==> flow/design.v <==
module interpolation (
    input           clk,
    input           RST,
    input           START,
    input   [5:0]   H0,
    input   [5:0]   V0,
    input   [3:0]   SW,
    input   [3:0]   SH,
    output          REN,
    input   [7:0]   R_DATA,
    output  [11:0]  ADDR,
    output  [7:0]   O_DATA,
    output          O_VALID
);
reg [5:0] reg_H0, reg_H0_next;
reg [5:0] reg_V0, reg_V0_next;
reg [3:0] reg_SW, reg_SW_next;
reg [3:0] reg_SH, reg_SH_next;
reg [11:0] reg_ADDR, reg_ADDR_next;
reg        output_valid, output_valid_next;  
reg        done, done_next;  
assign ADDR = reg_ADDR;
assign REN = 1'b0;
assign O_VALID = output_valid;
reg [9:0] width_sum, width_sum_next;
reg [9:0] height_sum, height_sum_next;
wire [5:0] X_lower, X_upper, Y_lower, Y_upper;
reg [5:0] last_y_row, last_y_row_next;  
reg x_divide, y_divide, x_divide_next, y_divide_next;
assign X_lower = width_sum[9:4];
assign X_upper = x_divide_next ? width_sum[9:4] : width_sum[9:4] + 1;
assign Y_lower = height_sum[9:4];
assign Y_upper = y_divide_next ? height_sum[9:4] : height_sum[9:4] + 1;
wire [5:0] next_X_lower, next_X_upper, next_Y_lower, next_Y_upper;
assign next_X_lower = width_sum_next[9:4];
assign next_X_upper = (width_sum_next[3:0] == 0) ? width_sum_next[9:4] : width_sum_next[9:4] + 1;
assign next_Y_lower = height_sum_next[9:4];
assign next_Y_upper = (height_sum_next[3:0] == 0) ? height_sum_next[9:4] : height_sum_next[9:4] + 1;
reg [3:0] x_ratio, x_ratio_next;  
reg [3:0] y_ratio, y_ratio_next;  
wire [7:0] left_margin, right_margin;
reg [7:0] data_y_lower [0:1];
reg [7:0] data_y_lower_next [0:1];
reg [7:0] data_y_upper [0:1];
reg [7:0] data_y_upper_next [0:1];
reg [4:0] count_cycle, count_cycle_next;
reg [1:0] pre_pre_state, pre_state, state, state_next;
wire pre_pre_state_is_11, pre_pre_state_is_10, pre_pre_state_is_01, pre_pre_state_is_00;
assign pre_pre_state_is_11 = pre_pre_state[1] & pre_pre_state[1];
assign pre_pre_state_is_00 = ~pre_pre_state[1] & ~pre_pre_state[0];
wire [5:0] x_ADDR, y_ADDR;
assign x_ADDR = state[1] ? X_upper : X_lower;
assign y_ADDR = state[0] ? Y_upper : Y_lower;
    Cal_Interpolation cal_inter_left (
        .DATA_1(data_y_lower[0]),
        .DATA_2(data_y_upper[0]),
        .ratio(y_ratio),
        .Out_DATA(left_margin)
    );
    Cal_Interpolation cal_inter_right (
        .DATA_1(data_y_lower[1]),
        .DATA_2(data_y_upper[1]),
        .ratio(y_ratio),
        .Out_DATA(right_margin)
    );
    Cal_Interpolation cal_inter (
        .DATA_1(left_margin),
        .DATA_2(right_margin),
        .ratio(x_ratio),
        .Out_DATA(O_DATA)
    );
always @(*)begin
    count_cycle_next = count_cycle;
    case(state)
        2'b00: begin
            if(y_divide_next | x_divide_next) begin
                state_next = 2'b11;
            end
            else begin
                state_next = 2'b01;
            end
        end
        2'b01: begin
            state_next = 2'b10;
        end
        2'b10: begin
            state_next = 2'b11;
        end
        2'b11: begin
            count_cycle_next = (count_cycle == 5'd16) ? 0 : count_cycle + 1;
            if(X_lower == next_X_lower && Y_upper == next_Y_upper) begin
                state_next = (X_upper == next_X_upper) ? 2'b11 : 2'b01;
            end
            else if(X_upper == next_X_lower) begin
                state_next = 2'b10;
            end
            else begin
                state_next = 2'b00;
            end
        end
    endcase
end
always @(*)begin
    reg_ADDR_next[5:0] = x_ADDR + reg_H0;
    reg_ADDR_next[11:6] = y_ADDR + reg_V0;
    output_valid_next = pre_state[1] & pre_state[0];
end
always @(*)begin
    case(pre_state)
        2'b00: begin
            data_y_lower_next[0] = R_DATA;
            data_y_lower_next[1] = x_divide ? R_DATA : data_y_lower[1];
            data_y_upper_next[0] = y_divide ? R_DATA : data_y_upper[0];
            data_y_upper_next[1] = data_y_upper[1];
        end
        2'b01: begin
            data_y_upper_next[0] = R_DATA;
            data_y_lower_next[0] = data_y_lower[0];
            data_y_lower_next[1] = data_y_lower[1];
            data_y_upper_next[1] = data_y_upper[1];
        end
        2'b10: begin
            data_y_lower_next[1] = R_DATA;
            data_y_lower_next[0] = pre_pre_state_is_11 ? data_y_lower[1] : data_y_lower[0];  
            data_y_upper_next[0] = pre_pre_state_is_11 ? data_y_upper[1] : data_y_upper[0];
            data_y_upper_next[1] = data_y_upper[1];
        end
        2'b11: begin
            data_y_upper_next[1] = R_DATA;
            data_y_lower_next[1] = y_divide ? R_DATA : data_y_lower[1];
            data_y_upper_next[0] = x_divide ? R_DATA : data_y_upper[0];
            data_y_lower_next[0] = y_divide ? data_y_upper[0] :
                                    x_divide ? data_y_lower[1] : data_y_lower[0];
        end
    endcase
end
always @(*)begin
    if(START) begin
        reg_H0_next = H0;
        reg_V0_next = V0;
        reg_SW_next = SW - 1;
        reg_SH_next = SH - 1;
    end
    else begin
        reg_H0_next = reg_H0;
        reg_V0_next = reg_V0;
        reg_SW_next = reg_SW;
        reg_SH_next = reg_SH;
    end
end
always @(*)begin
    if(state == 2'b11) begin
        if(count_cycle == 5'd16) begin
            width_sum_next = 0;
            height_sum_next = height_sum + reg_SH;
        end
        else begin
            width_sum_next = width_sum + reg_SW;
            height_sum_next = height_sum;
        end
    end
    else begin
        width_sum_next = width_sum;
        height_sum_next = height_sum;
    end
    x_divide_next = (width_sum[3:0] == 0);
    y_divide_next = (height_sum[3:0] == 0);
    x_ratio_next = width_sum[3:0];
    y_ratio_next = height_sum[3:0];
    if(height_sum[9:4] == reg_V0_next) begin
        done_next = 0;
    end
    else begin
        done_next = 1;
    end
end
always @(negedge clk) begin
    reg_ADDR <= reg_ADDR_next;
    data_y_lower[0] <= data_y_lower_next[0];
    data_y_lower[1] <= data_y_lower_next[1];
    data_y_upper[0] <= data_y_upper_next[0];
    data_y_upper[1] <= data_y_upper_next[1];
    output_valid <= output_valid_next;
end
always @(posedge clk) begin
    if(RST | START) begin
        width_sum <= 0;
        height_sum <= 0;
        state <= 2'b00;
        pre_state <= 2'b00;
        pre_pre_state <= 2'b00;
        x_divide <= 0;
        y_divide <= 0;
        x_ratio <= 0;
        y_ratio <= 0;
        done <= 1;
        count_cycle <= 0;
    end
    else begin
        width_sum <= width_sum_next;
        height_sum <= height_sum_next;
        state <= state_next;
        pre_state <= state;
        pre_pre_state <= pre_state;
        x_divide <= x_divide_next;
        y_divide <= y_divide_next;
        x_ratio <= x_ratio_next;
        y_ratio <= y_ratio_next;
        done <= done_next;
        count_cycle <= count_cycle_next;
    end
    reg_H0 <= reg_H0_next;
    reg_V0 <= reg_V0_next;
    reg_SW <= reg_SW_next;
    reg_SH <= reg_SH_next;
end
endmodule
module Cal_Interpolation (
    input   [7:0]   DATA_1,
    input   [7:0]   DATA_2,
    input   [3:0]   ratio,
    output  [7:0]   Out_DATA
);
    reg [3:0] flip_ratio;
    wire [7:0] d1_3, d1_2, d1_1, d1_0, d2_3, d2_2, d2_1, d2_0;
    wire [11:0] output_inter;
    assign d1_3 = {8{flip_ratio[3]}} & DATA_1;
    assign d1_2 = {8{flip_ratio[2]}} & DATA_1;
    assign d1_1 = {8{flip_ratio[1]}} & DATA_1;
    assign d1_0 = {8{flip_ratio[0]}} & DATA_1;
    assign d2_3 = {8{ratio[3]}} & DATA_2;
    assign d2_2 = {8{ratio[2]}} & DATA_2;
    assign d2_1 = {8{ratio[1]}} & DATA_2;
    assign d2_0 = {8{ratio[0]}} & DATA_2;
    assign output_inter = {d1_3, 3'b000} + {d1_2, 2'b00} + {d1_1, 1'b0} + d1_0 
                        + {d2_3, 3'b000} + {d2_2, 2'b00} + {d2_1, 1'b0} + d2_0 ;
    assign Out_DATA = (ratio == 4'b0000) ? DATA_1 : output_inter[11:4];
    always @(*)begin
        flip_ratio = ~ratio[3:0] + 1;
    end
endmodule
clock: 32.0 ns
lec_check: 0
cap_margin: 20
core_margin: 2
core_utilization: 40
cts_cluster_diameter: 226
max_routing_layer: met4
slew_margin: 40
run.sh (not shown) runs the stock make flow with config.mk's settings and CLKGATE_MAP_FILE=.
==> next run, changes <==
ABC_AREA = 1   (was default)
CELL_PAD_IN_SITES_DETAIL_PLACEMENT = 2   (was default)
CORE_MARGIN = 3   (was 2)
CTS_CLUSTER_DIAMETER = 127   (was 226)
CTS_CLUSTER_SIZE = 59   (was default)
SETUP_SLACK_MARGIN = 3.93   (was default)
TNS_END_PERCENT = 55   (was default)
The changed run finished but fails on setup timing.
Design area grows by 9.4%.
Wire length is higher to 2.7 times its value.
Final cell count is higher by 20%.
Setup slack loses 0.82 ns.
Register-to-register slack is worse by 0.45 ns.
First-iteration DRC count is higher by 110%.
Count of clock-buffer cells in the layout fell by 1.
==> next run, changes <==
CELL_PAD_IN_SITES_DETAIL_PLACEMENT = default   (was 2)
CORE_MARGIN = 2   (was 3)
CORE_UTILIZATION = 67   (was 40)
CTS_CLUSTER_DIAMETER = default   (was 127)
CTS_CLUSTER_SIZE = default   (was 59)
MAX_ROUTING_LAYER = default   (was met4)
SETUP_SLACK_MARGIN = default   (was 3.93)
SLEW_MARGIN = 20   (was 40)
TNS_END_PERCENT = default   (was 55)
clock period = 33.6 ns   (was 32.0 ns; I/O delays follow)
- This time the run passed the timing, DRC and antenna checks
- clock-buffer cell count is unchanged
- global-route usage went down by 10 points
- worst setup slack gets better by 0.95 ns
- core utilization went up by 26 points
- routed wire length went down by 61%
- sequential cell count is unchanged
- clock skew went down by 0.039 ns
- hold slack gets worse by 0.084 ns
- non-clock buffer count went down by 59


// interpolation: RTL as listed in full above, without the edits since
==> flow/config.mk <==
export PLATFORM = sky130hd
export DESIGN_NAME = interpolation
export DESIGN_NICKNAME = interpolation
export VERILOG_FILES = /design/flow/design.v
export SDC_FILE = /design/flow/constraint.sdc
export NUM_CORES = 4
export LEC_CHECK = 0
export ABC_AREA = 1
export CAP_MARGIN = 20
export CORE_MARGIN = 2
export CORE_UTILIZATION = 72
export CTS_CLUSTER_DIAMETER = 55
export CTS_CLUSTER_SIZE = 60
export MAX_ROUTING_LAYER = met4
export PLACE_DENSITY_LB_ADDON = 0.03
export SETUP_SLACK_MARGIN = -0.32
export SLEW_MARGIN = 20
==> flow/constraint.sdc <==
create_clock -name core_clock -period 19.2 [get_ports {clk}]
set_input_delay 3.8400 -clock core_clock [delete_from_list [all_inputs] [get_ports {clk}]]
set_output_delay 3.8400 -clock core_clock [all_outputs]
set_load 0.01 [all_outputs]
The first run ran to the end with violations: setup timing.
Rerun with:
CORE_UTILIZATION = 68   (was 72)
CTS_CLUSTER_DIAMETER = default   (was 55)
CTS_CLUSTER_SIZE = default   (was 60)
MAX_ROUTING_LAYER = default   (was met4)
PLACE_DENSITY_LB_ADDON = default   (was 0.03)
SETUP_SLACK_MARGIN = -0.34   (was -0.32)
clock period = 17.9 ns   (was 19.2 ns; I/O delays follow)
The new run completed and failed the layout checks on setup timing.
Via count drops by about 14%.
Utilization drops by 7.8 points.
Critical path depth climbs by 2.
Cell count climbs by 0.86%.
Rerun with:
ABC_AREA = default   (was 1)
CORE_UTILIZATION = 40   (was 68)
SETUP_SLACK_MARGIN = default   (was -0.34)
clock period = 31.5 ns   (was 17.9 ns; I/O delays follow)
=>
- The changed run passed the timing, DRC and antenna checks
- routed wire length went down by roughly a tenth
- clock skew went down by 0.0086 ns
- sequential share of layout area went up by 1.6 points
- synthesized area went down by a few percent
- total power went down by well over a third
- first-iteration DRC count went down by well over a third
- setup slack is better by 3.5 ns
- cell area went down by a little under a tenth
- count of clock-buffer cells in the layout is unchanged
- via count went down by about a fifth
- die size went up by well over a third
Rerun with:
CAP_MARGIN = 5   (was 20)
CORE_UTILIZATION = 72   (was 40)
CTS_CLUSTER_DIAMETER = 306   (was default)
CTS_CLUSTER_SIZE = 97   (was default)
clock period = 14.0 ns   (was 31.5 ns; I/O delays follow)
Result: The changed run produced a layout that fails on setup timing; non-clock buffer count climbs by 79; global-route usage climbs by 16 points; sequential power climbs by 120%; worst hold slack gets worse by 0.0053 ns.
Rerun with:
ABC_AREA = 1   (was default)
CORE_UTILIZATION = 70   (was 72)
CTS_CLUSTER_DIAMETER = 95   (was 306)
CTS_CLUSTER_SIZE = default   (was 97)
SETUP_SLACK_MARGIN = -0.49   (was default)
clock period = 20.0 ns   (was 14.0 ns; I/O delays follow)
The changed run finished but failed the layout checks on setup timing; routed wire length grows by a few percent; global-route usage shrinks by 0.49 points; die size grows by a few percent; final cell count grows by about a fifth; count of clock-buffer cells in the layout grows by 1; cell area grows by a few percent; combinational power shrinks by about a fifth; hold slack gains 0.017 ns; power shrinks by a quarter to a third.
Rerun with:
CAP_MARGIN = 20   (was 5)
CORE_UTILIZATION = 72   (was 70)
CTS_CLUSTER_DIAMETER = default   (was 95)
PLACE_DENSITY = 0.65   (was default)
SETUP_SLACK_MARGIN = default   (was -0.49)
clock period = 16.8 ns   (was 20.0 ns; I/O delays follow)
Effect: The changed run completed and failed the layout checks on setup timing. Hold slack loses 0.018 ns. Setup slack is worse by 1.5 ns. Area after synthesis stays the same. Routed wire length goes up by about a fifth. Total power rose by about a fifth. First-iteration DRC count increases by well over a third. Count of clock-buffer cells in the layout is lower by 1. Final area hardly moves. Synthesized cell count does not change.


// interpolation: RTL as listed in full above, without the edits since
export LEC_CHECK = 0
export ABC_AREA = 1
export CAP_MARGIN = 20
export CORE_MARGIN = 2
export CORE_UTILIZATION = 72
export CTS_CLUSTER_DIAMETER = 54
export CTS_CLUSTER_SIZE = 77
export GPL_ROUTABILITY_DRIVEN = 0
export HOLD_SLACK_MARGIN = 0.29
export PLACE_DENSITY_LB_ADDON = 0.02
export SETUP_SLACK_MARGIN = -1.75
export SLEW_MARGIN = 20
create_clock -name core_clock -period 17.7 [get_ports {clk}]
The baseline completed and failed the layout checks on negative setup slack.
Edit:
- CORE_UTILIZATION: 72 -> 70
- CTS_CLUSTER_DIAMETER: 54 -> unset
- CTS_CLUSTER_SIZE: 77 -> unset
- GPL_ROUTABILITY_DRIVEN: 0 -> unset
- HOLD_SLACK_MARGIN: 0.29 -> unset
- PLACE_DENSITY_LB_ADDON: 0.02 -> unset
- SETUP_SLACK_MARGIN: -1.75 -> -0.49
- clock period: 17.7 -> 21.1 ns (I/O delays scaled with it)
After rerunning:
- The new run produced a layout that fails on negative setup slack
- global-route usage decreases by 0.61 points
- die area increases by 2.8%
- total power went down by 17%
- cell count is about the same
- routed wire length is lower by 3.8%
- area after synthesis is unchanged
Edit:
- ABC_AREA: 1 -> unset
- CORE_UTILIZATION: 70 -> 60
- CTS_CLUSTER_DIAMETER: unset -> 306
- CTS_CLUSTER_SIZE: unset -> 97
- PLACE_DENSITY: unset -> 0.43
- clock period: 21.1 -> 14.5 ns (I/O delays scaled with it)
Result: The changed run finished with negative setup slack left. Power rose by 43%. Clock-buffer cell count stays the same. Routed wire length came out lower by 16%. Via count came out lower by 16%. Register-to-register slack degrades by 3.5 ns. Hold slack got worse by 0.022 ns.
Edit:
- ABC_AREA: unset -> 1
- CORE_ASPECT_RATIO: unset -> 0.5
- HOLD_SLACK_MARGIN: unset -> -0.07
The new run completed, yet does not pass: negative setup slack.
First-iteration DRC count went up by about 70%.
Routed wire length went up by about 19%.
Utilization went up by 2.5 points.
Final area went up by 4.7%.
Via count went up by about 16%.
Die area went up by 2.7%.
Power went up by 2.4%.
Synthesized area went up by 2.4%.
Clock-buffer cell count does not change.
Register-to-register slack got worse by 0.10 ns.
Combinational power went up by 26%.


// interpolation: RTL as listed in full above, without the edits since
clock: 17.5 ns
lec_check: 0
abc_area: 1
cap_margin: 20
core_aspect_ratio: 0.5
core_margin: 2
core_utilization: 72
cts_cluster_diameter: 306
cts_cluster_size: 96
place_density: 0.41
setup_slack_margin: 4.08
slew_margin: 20
tns_end_percent: 15
The first run finished but fails on negative setup slack.
Then changed:
--- a/flow/config.mk
+++ b/flow/config.mk
@@ -8,11 +8,8 @@
 export ABC_AREA = 1
 export CAP_MARGIN = 20
-export CORE_ASPECT_RATIO = 0.5
 export CORE_MARGIN = 2
-export CORE_UTILIZATION = 72
-export CTS_CLUSTER_DIAMETER = 306
+export CORE_UTILIZATION = 68
 export CTS_CLUSTER_SIZE = 96
-export PLACE_DENSITY = 0.41
-export SETUP_SLACK_MARGIN = 4.08
+export PLACE_DENSITY_LB_ADDON = 0.06
 export SLEW_MARGIN = 20
 export TNS_END_PERCENT = 15
==> flow/constraint.sdc (replaced) <==
create_clock -name core_clock -period 19.1 [get_ports {clk}]
set_input_delay 3.8200 -clock core_clock [delete_from_list [all_inputs] [get_ports {clk}]]
set_output_delay 3.8200 -clock core_clock [all_outputs]
set_load 0.01 [all_outputs]
Result: The new run ran to the end with violations: negative setup slack; die area climbs by 5.3%; core utilization drops by 7.5 points; synthesized area does not change; cell area drops by 1.3%; routed wire length drops by 24%; total power drops by 14%; sequential share of layout area climbs by 0.27 points; setup slack improved by 0.96 ns.
Then changed:
==> flow/config.mk (replaced) <==
export PLATFORM = sky130hd
export DESIGN_NAME = interpolation
export DESIGN_NICKNAME = interpolation
export VERILOG_FILES = /design/flow/design.v
export SDC_FILE = /design/flow/constraint.sdc
export NUM_CORES = 4
export LEC_CHECK = 0
export CAP_MARGIN = 20
export CORE_MARGIN = 2
export CORE_UTILIZATION = 40
export SLEW_MARGIN = 20
==> flow/constraint.sdc (replaced) <==
create_clock -name core_clock -period 42.4 [get_ports {clk}]
set_input_delay 8.4800 -clock core_clock [delete_from_list [all_inputs] [get_ports {clk}]]
set_output_delay 8.4800 -clock core_clock [all_outputs]
set_load 0.01 [all_outputs]
Result:
- Now the flow finished clean
- design area decreases by 7.4%
- clock skew decreases by 0.0034 ns
- count of clock-buffer cells in the layout stays the same
Then changed:
--- a/flow/config.mk
+++ b/flow/config.mk
@@ -6,6 +6,10 @@
 export NUM_CORES = 4
 export LEC_CHECK = 0
+export ABC_AREA = 1
 export CAP_MARGIN = 20
 export CORE_MARGIN = 2
-export CORE_UTILIZATION = 40
+export CORE_UTILIZATION = 60
+export CTS_CLUSTER_DIAMETER = 306
+export CTS_CLUSTER_SIZE = 97
+export PLACE_DENSITY = 0.41
 export SLEW_MARGIN = 20
==> flow/constraint.sdc (replaced) <==
create_clock -name core_clock -period 14.0 [get_ports {clk}]
set_input_delay 2.8000 -clock core_clock [delete_from_list [all_inputs] [get_ports {clk}]]
set_output_delay 2.8000 -clock core_clock [all_outputs]
set_load 0.01 [all_outputs]
Outcome: The new run finished but failed the layout checks on negative setup slack; via count is higher by about a fifth; global-route usage is higher by 9.8 points; worst setup slack degrades by 7.4 ns.
Power and IR drop assume default switching activity.
